run A:
## ALU
module ALU(
input clk,
input [15:0]a,b,
input [3*8:0] op,
output  reg [31:0]out
    );
For scale: about 2,600 cells after synthesis, roughly 32 flip-flops, about 18,000 µm² of cells after synthesis.
clock: 33.2 ns
lec_check: 0
abc_area: 0
cap_margin: 0
core_aspect_ratio: 0.58
core_margin: 2
core_utilization: 48
cts_cluster_diameter: 369
cts_cluster_size: 98
gpl_routability_driven: 1
place_density_lb_addon: 0.26
slew_margin: 20
tns_end_percent: 30
run.sh (not shown) runs the stock make flow with config.mk's settings and CLKGATE_MAP_FILE=.
Inputs modified between run A and run B:
==> flow/config.mk <==
export PLATFORM = sky130hd
export DESIGN_NAME = ALU
export DESIGN_NICKNAME = ALU
export VERILOG_FILES = /design/flow/design.v
export SDC_FILE = /design/flow/constraint.sdc
export NUM_CORES = 4
export LEC_CHECK = 0
export CAP_MARGIN = 20
export CORE_MARGIN = 2
export CORE_UTILIZATION = 13
export SLEW_MARGIN = 20
==> flow/constraint.sdc <==
create_clock -name core_clock -period 35.4 [get_ports {clk}]
set_input_delay 7.0800 -clock core_clock [delete_from_list [all_inputs] [get_ports {clk}]]
set_output_delay 7.0800 -clock core_clock [all_outputs]
set_load 0.01 [all_outputs]
Notes after the runs:
Run B went all the way through the flow, and no timing, DRC or antenna check failed. Compared with run A, run B is more frugal on power. Run A → run B: total wire length after detailed routing down about 0.44%; clock buffer instance count of the final layout down 2; worst path setup slack after routing up 3.05 ns. Of the two values seen for most congested layer reported by global routing, met1 was produced by run A and met2 by run B.
Inputs modified between run B and run C:
-- flow/config.mk --
<<< run B, line 8
>>> run C, line 8
export ABC_AREA = 1
<<< run B, line 10
export CORE_UTILIZATION = 13
>>> run C, line 11
export CORE_UTILIZATION = 66
--- outcome ---
Looking at area of the mapped netlist across both flows, run C is the weaker of the two, with run B ahead. [compare] base=run B new=run C: final cell count dropped 984, placeable core region fell about 80%, total track usage shows an increase of 31 points.
Setup changes, run C to run D
-- flow/config.mk --
<<< run C, line 11
export CORE_UTILIZATION = 66
>>> run D, line 11
export CORE_UTILIZATION = 65
==> flow/constraint.sdc <==
create_clock -name core_clock -period 18.8 [get_ports {clk}]
set_input_delay 3.7600 -clock core_clock [delete_from_list [all_inputs] [get_ports {clk}]]
set_output_delay 3.7600 -clock core_clock [all_outputs]
set_load 0.01 [all_outputs]
--- outcome ---
Comparing run C and run D, total die size is higher on run D. Of the two candidates, run C has the better worst setup slack after placement and run D the worse one. Compared with run C, run D degrades half-perimeter wire length of the detailed placement result. Run D vs run C — core outline area climbed slightly. Run D vs run C: final estimated routing congestion in global placement up by a few percent. Run D | ERROR | clock tree synthesis (4_1_cts).
--- input diff run D..run E ---
-- flow/config.mk --
<<< run D, line 8
export ABC_AREA = 1
>>> run E, line 8
<<< run D, line 11
export CORE_UTILIZATION = 65
>>> run E, line 10
export CORE_UTILIZATION = 40
==> flow/constraint.sdc <==
create_clock -name core_clock -period 28.0 [get_ports {clk}]
set_input_delay 5.6000 -clock core_clock [delete_from_list [all_inputs] [get_ports {clk}]]
set_output_delay 5.6000 -clock core_clock [all_outputs]
set_load 0.01 [all_outputs]
--- outcome ---
Run E ran to completion and came out clean on the timing, design-rule and antenna checks. Compared with run D, in run E area of the core rose by 63%; arithmetic-cell share of the synthesized area counting full adders, half adders and majority gates rose by 0.20 points; routability congestion estimate fell by 7.2%; compound-gate portion of the synthesized area rose by 11 points; worst slack at placement rose by 3.73 ns. Average cell area after synthesis (run E over run D): increase, about 18%. [run E] synthesized cell count fell 16% relative to run D. Sort run E and run D by post-synthesis instance area desc -> top: run D.
Modified inputs, run F compared to run E
-- flow/config.mk --
<<< run E, line 11
>>> run F, line 11
export GPL_TIMING_DRIVEN = 0
export HOLD_SLACK_MARGIN = 0.01
export MAX_ROUTING_LAYER = met4
export PLACE_DENSITY_LB_ADDON = 0.3
Notes after the runs:
Run F completed; timing, DRC and antenna clean
Run E finished every stage and its layout cleared the timing, design-rule and antenna checks.
Looking at minimum clock period after layout, run F sits above run E.
Compared with run E, in run F relative contribution of combinational cells to total power now sits lower; combinational power now sits at about the same level.

========
Starting RTL as in the previous note.
clock: 33.2 ns
lec_check: 0
abc_area: 1
cap_margin: 0
core_aspect_ratio: 0.58
core_margin: 2
core_utilization: 38
cts_cluster_diameter: 369
cts_cluster_size: 98
gpl_routability_driven: 1
place_density_lb_addon: 0.26
setup_slack_margin: 5.0
slew_margin: 20
tns_end_percent: 30
The baseline ran to the end with no violations.
Change:
CORE_UTILIZATION = 47   (was 38)
CTS_CLUSTER_DIAMETER = not set   (was 369)
CTS_CLUSTER_SIZE = not set   (was 98)
SETUP_SLACK_MARGIN = not set   (was 5.0)
TNS_END_PERCENT = not set   (was 30)
clock period = 17.3 ns   (was 33.2 ns; I/O delays follow)
Outcome: Now the flow ran to the end with violations: negative setup slack. Cell count increases by about a fifth. Clock-buffer cell count stays the same. Sequential share of layout area went down by 1.0 points. Worst hold slack gets worse by 3.3 ns. Final area came out higher by well over a third. First-iteration DRC count goes up by well over a third. Routed wire length rose by well over a third. Non-clock buffer count grows by 872. Power is higher by well over a third. Worst setup slack got worse by 11 ns.
Change:
CORE_UTILIZATION = 58   (was 47)
PLACE_DENSITY_LB_ADDON = not set   (was 0.26)
SETUP_SLACK_MARGIN = 5.0   (was not set)
clock period = 21.3 ns   (was 17.3 ns; I/O delays follow)
Result:
- The new run died in global routing (5_1_grt) on GRT-0232
- die size decreases by about a fifth
- synthesized area does not change
- synthesized cell count is unchanged
Change:
CORE_UTILIZATION = 28   (was 58)
CTS_CLUSTER_DIAMETER = 369   (was not set)
CTS_CLUSTER_SIZE = 98   (was not set)
PLACE_DENSITY = 0.85   (was not set)
SETUP_SLACK_MARGIN = not set   (was 5.0)
TNS_END_PERCENT = 30   (was not set)
clock period = 33.2 ns   (was 21.3 ns; I/O delays follow)
The changed run finished clean.
Synthesized area does not change.
Die area is higher by 100%.
Synthesized cell count is unchanged.

========
Setup of rev 12:
Starting RTL as in the previous note.
## ALU
module ALU(
input clk,
input [15:0]a,b,
input [3*8:0] op,
output  reg [31:0]out
    );
export LEC_CHECK = 0
export CAP_MARGIN = 20
export CELL_PAD_IN_SITES_DETAIL_PLACEMENT = 1
export CORE_ASPECT_RATIO = 0.65
export CORE_MARGIN = 8
export CORE_UTILIZATION = 40
export CTS_CLUSTER_SIZE = 64
export GPL_ROUTABILITY_DRIVEN = 0
export GPL_TIMING_DRIVEN = 0
export MIN_ROUTING_LAYER = met2
export SETUP_SLACK_MARGIN = 0.49
export SLEW_MARGIN = 20
create_clock -name core_clock -period 18.2 [get_ports {clk}]
Rev 12 did not finish; the tool stopped in 5_1_grt with error GRT-0116.
Input changes introduced in rev 13 (baseline for comparison: rev 12):
==> flow/config.mk <==
export PLATFORM = sky130hd
export DESIGN_NAME = ALU
export DESIGN_NICKNAME = ALU
export VERILOG_FILES = /design/flow/design.v
export SDC_FILE = /design/flow/constraint.sdc
export NUM_CORES = 4
export LEC_CHECK = 0
export CAP_MARGIN = 20
export CORE_MARGIN = 2
export CORE_UTILIZATION = 40
export SLEW_MARGIN = 20
==> flow/constraint.sdc <==
create_clock -name core_clock -period 34.0 [get_ports {clk}]
set_input_delay 6.8000 -clock core_clock [delete_from_list [all_inputs] [get_ports {clk}]]
set_output_delay 6.8000 -clock core_clock [all_outputs]
set_load 0.01 [all_outputs]
## What came out
Rev 12: it failed during 5_1_grt, and the tool reported GRT-0116.
Rev 13 was carried through to the last stage, and its layout satisfied the timing, design-rule and antenna checks.
Any difference in floorplan-stage core utilization between rev 12 and rev 13 is small enough to ignore.
Vertical die dimension in rev 13 vs rev 12: up 29 um
Any difference in count of mapped cells out of synthesis between rev 13 and rev 12 is small enough to ignore.
Rev 13: pre-CTS setup slack is 12,790 ps higher than what rev 12 reported.
Looking at rev 13 and rev 12, the core outline area is a wash.
No activity file was given, so power comes from the tool's default toggle rates.
